==> inputs of 01-17 <==
## FFT_TOB
module FFT_TOB  # ( parameter   DEPTH_BUTTER_ONE    = 8    ,
                                DEPTH_BUTTER_TWO    = 4    ,
                                DEPTH_BUTTER_THREE  = 2    ,
                                DEPTH_BTTER_FOUR    = 1    ,  
                                WIDTH               = 16   ,
                                STAGES              = 6    ,
                                FIXED_POINT         = 11   )
( 
input     wire    signed      [WIDTH-1:0]     Input_re          ,
input     wire    signed      [WIDTH-1:0]     Input_Im          ,
input     wire                                cordic_Valid      ,
input     wire                                clk               ,
input     wire                                rst               ,
output    wire    signed      [WIDTH-1:0]     Output_FFT_Re     ,
output    wire    signed      [WIDTH-1:0]     Output_FFT_Im     ,
output    wire                                Data_Valid    
);
Settings: LEC_CHECK=0, CAP_MARGIN=20, CORE_MARGIN=2, CORE_UTILIZATION=40, SLEW_MARGIN=20; clock period 26.6 ns.
run.sh (not shown) runs the stock make flow with config.mk's settings and CLKGATE_MAP_FILE=.
==> 04-21 (differences from 01-17) <==
Settings changed: CORE_UTILIZATION 40 to 72, CTS_CLUSTER_DIAMETER set to 339, CTS_CLUSTER_SIZE set to 100.
==> flow/constraint.sdc (replaced) <==
create_clock -name core_clock -period 15.1 [get_ports {clk}]
set_input_delay 3.0200 -clock core_clock [delete_from_list [all_inputs] [get_ports {clk}]]
set_output_delay 3.0200 -clock core_clock [all_outputs]
set_load 0.01 [all_outputs]
==> 06-12 (differences from 01-17) <==
Settings changed: ABC_AREA set to 1, CELL_PAD_IN_SITES_DETAIL_PLACEMENT set to 1, CORE_ASPECT_RATIO set to 1.44, CORE_MARGIN 2 to 8, CORE_UTILIZATION 40 to 67, GPL_TIMING_DRIVEN set to 0, MIN_ROUTING_LAYER set to met2, SETUP_SLACK_MARGIN set to -1.3, SLEW_MARGIN 20 to 30.
==> flow/constraint.sdc (replaced) <==
create_clock -name core_clock -period 31.6 [get_ports {clk}]
set_input_delay 6.3200 -clock core_clock [delete_from_list [all_inputs] [get_ports {clk}]]
set_output_delay 6.3200 -clock core_clock [all_outputs]
set_load 0.01 [all_outputs]
==> qor summary <==
Row count: 06-12 125; 04-21 100; 01-17 134
Total number of clock tree sinks: 06-12 -; 04-21 491; 01-17 491
Number of cells in the yosys synthesis report: 06-12 6833; 04-21 5829; 01-17 5829
Core Util at FP: 06-12 67.5%; 04-21 72.6%; 01-17 40.4%
Num CTS Buffers: 06-12 -; 04-21 8; 01-17 54
Net Count, Synth: 06-12 8026; 04-21 7022; 01-17 7022
CORE AREA: 06-12 80500 µm²; 04-21 74300 µm²; 01-17 134000 µm²
Adder Share, Synth: 06-12 35.2%; 04-21 35.4%; 01-17 35.4%
Share of synthesized cell area in and, or, nand and nor gates: 06-12 16.2%; 04-21 14.6%; 01-17 14.6%
Sequential-to-total area share from yosys stat: 06-12 22.6%; 04-21 22.8%; 01-17 22.8%
CTS max path bufs: 06-12 -; 04-21 3; 01-17 3
Outcome: 06-12 stopped before the end; 04-21 stopped before the end; 01-17 complete, no violations
Failing step: 06-12 detailed placement (3_5_place_dp); 04-21 global routing (5_1_grt); 01-17 -
Share of the synthesized area in the top cell type: 06-12 22.7%; 04-21 22.8%; 01-17 22.8%
Horizontal die dimension: 06-12 253 µm; 04-21 278 µm; 01-17 371 µm
Gate count of the mapped netlist: 06-12 6833; 04-21 5829; 01-17 5829
Number of placed cells counting well taps: 06-12 -; 04-21 7839; 01-17 8141
Pre-CTS setup slack: 06-12 -; 04-21 -8.35 ns; 01-17 -1.48 ns
DIE HEIGHT: 06-12 358 µm; 04-21 278 µm; 01-17 371 µm
Count of H-tree levels built during CTS: 06-12 -; 04-21 1; 01-17 2

========
==> inputs of v16 <==
Starting RTL as in the previous note.
==> flow/config.mk <==
export PLATFORM = sky130hd
export DESIGN_NAME = FFT_TOB
export DESIGN_NICKNAME = FFT_TOB
export VERILOG_FILES = /design/flow/design.v
export SDC_FILE = /design/flow/constraint.sdc
export NUM_CORES = 4
export LEC_CHECK = 0
export ABC_AREA = 0
export CAP_MARGIN = 0
export CORE_ASPECT_RATIO = 1.05
export CORE_MARGIN = 2
export CORE_UTILIZATION = 72
export CTS_CLUSTER_DIAMETER = 27
export CTS_CLUSTER_SIZE = 72
export GPL_ROUTABILITY_DRIVEN = 1
export HOLD_SLACK_MARGIN = 0.28
export MIN_ROUTING_LAYER = met1
export PLACE_DENSITY_LB_ADDON = 0.0
export SETUP_SLACK_MARGIN = 4.67
export SLEW_MARGIN = 25
export TNS_END_PERCENT = 30
==> flow/constraint.sdc <==
create_clock -name core_clock -period 15.8 [get_ports {clk}]
set_input_delay 3.1600 -clock core_clock [delete_from_list [all_inputs] [get_ports {clk}]]
set_output_delay 3.1600 -clock core_clock [all_outputs]
set_load 0.01 [all_outputs]
==> inputs of v31, as changes to v16 <==
ABC_AREA = 1   (was 0)
CAP_MARGIN = 20   (was 0)
CORE_ASPECT_RATIO = 0.5   (was 1.05)
CTS_CLUSTER_DIAMETER = 339   (was 27)
CTS_CLUSTER_SIZE = 100   (was 72)
GPL_ROUTABILITY_DRIVEN = unset   (was 1)
HOLD_SLACK_MARGIN = unset   (was 0.28)
MIN_ROUTING_LAYER = unset   (was met1)
PLACE_DENSITY = 0.39   (was unset)
PLACE_DENSITY_LB_ADDON = unset   (was 0.0)
SETUP_SLACK_MARGIN = 3.66   (was 4.67)
SLEW_MARGIN = 20   (was 25)
TNS_END_PERCENT = unset   (was 30)
==> flow/constraint.sdc (replaced) <==
create_clock -name core_clock -period 12.3 [get_ports {clk}]
set_input_delay 2.4600 -clock core_clock [delete_from_list [all_inputs] [get_ports {clk}]]
set_output_delay 2.4600 -clock core_clock [all_outputs]
set_load 0.01 [all_outputs]
==> inputs of v39, as changes to v16 <==
ABC_AREA = unset   (was 0)
CAP_MARGIN = 20   (was 0)
CORE_ASPECT_RATIO = unset   (was 1.05)
CORE_UTILIZATION = 64   (was 72)
CTS_CLUSTER_DIAMETER = unset   (was 27)
CTS_CLUSTER_SIZE = unset   (was 72)
GPL_ROUTABILITY_DRIVEN = unset   (was 1)
HOLD_SLACK_MARGIN = unset   (was 0.28)
MIN_ROUTING_LAYER = unset   (was met1)
PLACE_DENSITY_LB_ADDON = unset   (was 0.0)
SETUP_SLACK_MARGIN = unset   (was 4.67)
SLEW_MARGIN = 20   (was 25)
TNS_END_PERCENT = unset   (was 30)
==> flow/constraint.sdc (replaced) <==
create_clock -name core_clock -period 40.4 [get_ports {clk}]
set_input_delay 8.0800 -clock core_clock [delete_from_list [all_inputs] [get_ports {clk}]]
set_output_delay 8.0800 -clock core_clock [all_outputs]
set_load 0.01 [all_outputs]
==> notes <==
In synthesized cell count, v16 and v39 do not differ. v39 passed the timing, design-rule and antenna checks. v16 did not get past global routing with GRT-0116. v31 did not get past global routing with GRT-0228. In area after synthesis, v39 and v16 do not differ. The lowest die area belongs to v16, the highest to v39.
